Design mult_unsigned, start of the top module:
module mult_unsigned #(
		parameter WIDTHA = 16,
		parameter WIDTHB = 24,
		parameter PIPELINE_DEPTH = 4
)
(
	input clk,rst,
	input [WIDTHA -1 :0] A,
	input [WIDTHB -1 :0] B,
	output [WIDTHA + WIDTHB - 1:0] result
);
Settings: LEC_CHECK=0, CAP_MARGIN=20, CELL_PAD_IN_SITES_GLOBAL_PLACEMENT=1, CORE_MARGIN=2, CORE_UTILIZATION=26, CTS_CLUSTER_DIAMETER=341, CTS_CLUSTER_SIZE=95, HOLD_SLACK_MARGIN=-0.07, PLACE_DENSITY=0.89, SLEW_MARGIN=20, TNS_END_PERCENT=20; clock period 8.0 ns.
run.sh (not shown) runs the stock make flow with config.mk's settings and CLKGATE_MAP_FILE=.
Next try:
CELL_PAD_IN_SITES_GLOBAL_PLACEMENT = not set   (was 1)
CORE_UTILIZATION = 64   (was 26)
CTS_CLUSTER_DIAMETER = not set   (was 341)
CTS_CLUSTER_SIZE = not set   (was 95)
HOLD_SLACK_MARGIN = not set   (was -0.07)
PLACE_DENSITY = not set   (was 0.89)
TNS_END_PERCENT = not set   (was 20)
clock period = 5.33 ns   (was 8.0 ns; I/O delays follow)
- With this change the flow reached the layout checks and failed them: negative setup slack
- sequential share of layout area went down by 2.0 points
- die size fell by about 60%
- core utilization is higher by 51 points
- cell count decreases by 13%
- register-to-register slack got worse by 1.9 ns
- routed wire length is higher by 8.5%
- cell area is higher by 9.3%
- area after synthesis stays the same
Next try:
ABC_AREA = 1   (was not set)
CORE_UTILIZATION = 65   (was 64)
CTS_CLUSTER_DIAMETER = 400   (was not set)
clock period = 4.42 ns   (was 5.33 ns; I/O delays follow)
Result: The changed run produced a layout that fails on negative setup slack. Global-route usage is higher by 3.9 points. Hold slack gains 0.0043 ns. Design area is higher by about 7%. Non-clock buffer count is higher by 13. Maximum frequency is higher by about 7%. Sequential share of layout area is lower by 1.6 points.
Next try:
ABC_AREA = not set   (was 1)
CORE_UTILIZATION = 40   (was 65)
CTS_CLUSTER_DIAMETER = not set   (was 400)
clock period = 8.0 ns   (was 4.42 ns; I/O delays follow)
What happened: This time the run finished with timing, DRC and antenna clean. Synthesized area goes down by 4.8%. Sequential share of layout area goes up by 4.1 points. Wire length goes down by about 24%. Design area goes down by about 16%. Clock-buffer cell count goes up by 1.
Next try:
CELL_PAD_IN_SITES_GLOBAL_PLACEMENT = 3   (was not set)
CORE_ASPECT_RATIO = 1.05   (was not set)
CTS_CLUSTER_DIAMETER = 314   (was not set)
GPL_TIMING_DRIVEN = 0   (was not set)
MAX_ROUTING_LAYER = met4   (was not set)
MIN_ROUTING_LAYER = met2   (was not set)
PLACE_DENSITY_LB_ADDON = 0.13   (was not set)
SLEW_MARGIN = 15   (was 20)
After rerunning:
- The new run went through all stages and came out clean
- setup slack gets worse by 0.75 ns
- area after synthesis is unchanged
- cell count rose by 1.9%
- die area is about the same
- design area came out higher by about 1.2%
- fmax went down by about 10%
- wire length rose by about 30%
- via count goes up by 37%
Next try:
CELL_PAD_IN_SITES_GLOBAL_PLACEMENT = 0   (was 3)
CORE_ASPECT_RATIO = 0.5   (was 1.05)
CORE_UTILIZATION = 26   (was 40)
CTS_CLUSTER_DIAMETER = 341   (was 314)
CTS_CLUSTER_SIZE = 95   (was not set)
GPL_TIMING_DRIVEN = not set   (was 0)
HOLD_SLACK_MARGIN = -0.07   (was not set)
MAX_ROUTING_LAYER = not set   (was met4)
MIN_ROUTING_LAYER = not set   (was met2)
PLACE_DENSITY = 0.43   (was not set)
PLACE_DENSITY_LB_ADDON = not set   (was 0.13)
TNS_END_PERCENT = 20   (was not set)
The changed run completed with no timing, DRC or antenna violations.
Final cell count rises by roughly a tenth.
Final area rises slightly.
Worst setup slack improved by 0.53 ns.
Worst hold slack got worse by 0.0041 ns.
Clock-buffer cell count rises by 3.
Routed wire length falls by about a fifth.
Synthesized area stays the same.
Via count falls by a quarter to a third.
Maximum frequency rises by a little under a tenth.

---

Starting RTL as in the previous note.
export LEC_CHECK = 0
export CAP_MARGIN = 20
export CELL_PAD_IN_SITES_GLOBAL_PLACEMENT = 1
export CORE_ASPECT_RATIO = 1.05
export CORE_MARGIN = 2
export CORE_UTILIZATION = 44
export CTS_CLUSTER_DIAMETER = 314
export CTS_CLUSTER_SIZE = 36
export GPL_TIMING_DRIVEN = 0
export HOLD_SLACK_MARGIN = 0.2
export MAX_ROUTING_LAYER = met4
export MIN_ROUTING_LAYER = met2
export SLEW_MARGIN = 15
create_clock -name core_clock -period 4.47 [get_ports {clk}]
The starting point finished but fails on negative setup slack.
Change:
CELL_PAD_IN_SITES_GLOBAL_PLACEMENT = default   (was 1)
CORE_ASPECT_RATIO = default   (was 1.05)
CORE_UTILIZATION = 72   (was 44)
CTS_CLUSTER_DIAMETER = default   (was 314)
CTS_CLUSTER_SIZE = default   (was 36)
GPL_TIMING_DRIVEN = default   (was 0)
HOLD_SLACK_MARGIN = default   (was 0.2)
MIN_ROUTING_LAYER = default   (was met2)
SLEW_MARGIN = 20   (was 15)
clock period = 7.4 ns   (was 4.47 ns; I/O delays follow)
Outcome: With this change the flow completed with no timing, DRC or antenna violations. Worst setup slack improved by 2500 ps. Cell count drops by about a fifth.
Change:
ABC_AREA = 1   (was default)
SETUP_SLACK_MARGIN = 1.24   (was default)
clock period = 4.33 ns   (was 7.4 ns; I/O delays follow)
Outcome: With this change the flow ended with an error in global routing (5_1_grt). Die area rose by 4.9%. Synthesized area goes up by 5.1%. Synthesized cell count came out higher by 26%.
Change:
SETUP_SLACK_MARGIN = default   (was 1.24)
The new run never finished: it broke off in global routing (5_1_grt), error GRT-0232.
Synthesized cell count stays the same.
Die size does not change.
Area after synthesis does not change.
Change:
MAX_ROUTING_LAYER = default   (was met4)
TNS_END_PERCENT = 100   (was default)
clock period = 5.59 ns   (was 4.33 ns; I/O delays follow)
Outcome: The new run went through all stages and came out clean. Die size stays the same. Synthesized area stays the same. Synthesized cell count is unchanged.
Change:
MAX_ROUTING_LAYER = met4   (was default)
SETUP_SLACK_MARGIN = 1.25   (was default)
TNS_END_PERCENT = default   (was 100)
clock period = 4.33 ns   (was 5.59 ns; I/O delays follow)
The changed run stopped in global routing (5_1_grt).
Die size does not change.
Synthesized cell count is unchanged.
Area after synthesis is unchanged.

---

## red
Starting RTL as in the previous note.
make LEC_CHECK=0 ABC_AREA=0 CAP_MARGIN=20 CELL_PAD_IN_SITES_GLOBAL_PLACEMENT=3 CORE_ASPECT_RATIO=0.58 CORE_MARGIN=5 CORE_UTILIZATION=70 CTS_CLUSTER_DIAMETER=96 CTS_CLUSTER_SIZE=66 GPL_TIMING_DRIVEN=0 HOLD_SLACK_MARGIN=0.15 MAX_ROUTING_LAYER=met4 MIN_ROUTING_LAYER=met1 PLACE_DENSITY_LB_ADDON=0.15 SETUP_SLACK_MARGIN=0.09 SLEW_MARGIN=5 TNS_END_PERCENT=80 finish   # period 5.15 ns
Flow for red halted at global placement without I/O (3_1_place_gp_skip_io), error code FLW-0024.
Input-level comparison between blue and red:
==> flow/config.mk <==
export PLATFORM = sky130hd
export DESIGN_NAME = mult_unsigned
export DESIGN_NICKNAME = mult_unsigned
export VERILOG_FILES = /design/flow/design.v
export SDC_FILE = /design/flow/constraint.sdc
export NUM_CORES = 4
export LEC_CHECK = 0
export CAP_MARGIN = 20
export CORE_MARGIN = 2
export CORE_UTILIZATION = 24
export SLEW_MARGIN = 20
==> flow/constraint.sdc <==
create_clock -name core_clock -period 6.61 [get_ports {clk}]
set_input_delay 1.3220 -clock core_clock [delete_from_list [all_inputs] [get_ports {clk}]]
set_output_delay 1.3220 -clock core_clock [all_outputs]
set_load 0.01 [all_outputs]
Status for red and blue: clean finish in blue only. red did not finish: a tool error stopped it during global placement without I/O (3_1_place_gp_skip_io). Fraction of synthesized cell area in xor and xnor cells: red vs blue identical. Changes observed in blue relative to red: area fraction in full adders, half adders and majority gates held steady, core utilization at floorplan shrank by 47 points, synthesized-area fraction occupied by and/or/nand/nor cells held steady. red → blue: synthesized area flat; horizontal die dimension up about 26%. Changes observed in blue relative to red: die size now sits higher; fraction of registers with async set or reset after synthesis now sits at about the same level.
### blue -> green
-- flow/config.mk --
<<< blue, line 7
export LEC_CHECK = 0
export CAP_MARGIN = 20
export CORE_MARGIN = 2
export CORE_UTILIZATION = 24
export SLEW_MARGIN = 20
>>> green, line 7
export LEC_CHECK = 0
export ABC_AREA = 1
export CAP_MARGIN = 20
export CORE_MARGIN = 2
export CORE_UTILIZATION = 72
export PLACE_DENSITY = 0.78
export SLEW_MARGIN = 20
==> flow/constraint.sdc <==
create_clock -name core_clock -period 5.44 [get_ports {clk}]
set_input_delay 1.0880 -clock core_clock [delete_from_list [all_inputs] [get_ports {clk}]]
set_output_delay 1.0880 -clock core_clock [all_outputs]
set_load 0.01 [all_outputs]
blue and green: one clean run, blue; the rest did not finish clean. The layout from green, despite a flow that completed every stage, fails the layout checks, with the failing checks listed as setup timing. Comparing sequential share of layout area for green and blue, the bigger number came from blue. green packs its core tighter than blue. Required time at the worst-slack endpoint was lower in green than in blue. From blue to green the numbers moved as follows: met2 wire length has increased, logic depth of the worst path, buffers included has increased, buffer count excluding the clock tree in the final layout has increased, worst setup slack has decreased.
diff inputs: green => orange
-- flow/config.mk --
<<< green, line 11
export CORE_UTILIZATION = 72
export PLACE_DENSITY = 0.78
export SLEW_MARGIN = 20
>>> orange, line 11
export CORE_UTILIZATION = 72
export PLACE_DENSITY_LB_ADDON = 0.28
export SLEW_MARGIN = 20
==> flow/constraint.sdc <==
create_clock -name core_clock -period 5.33 [get_ports {clk}]
set_input_delay 1.0660 -clock core_clock [delete_from_list [all_inputs] [get_ports {clk}]]
set_output_delay 1.0660 -clock core_clock [all_outputs]
set_load 0.01 [all_outputs]
==> results <==
In green the implementation ran to completion but is not tape-out ready, as the final checks report setup timing. Completing all stages was not enough for orange: its layout failed the final checks because of setup timing. From green to orange the numbers moved as follows: critical path depth +2, layout filler cell count went down by 173, total detailed-routing wirelength increased by 8.0% relative to the old numbers, synthesized cell count barely changed.
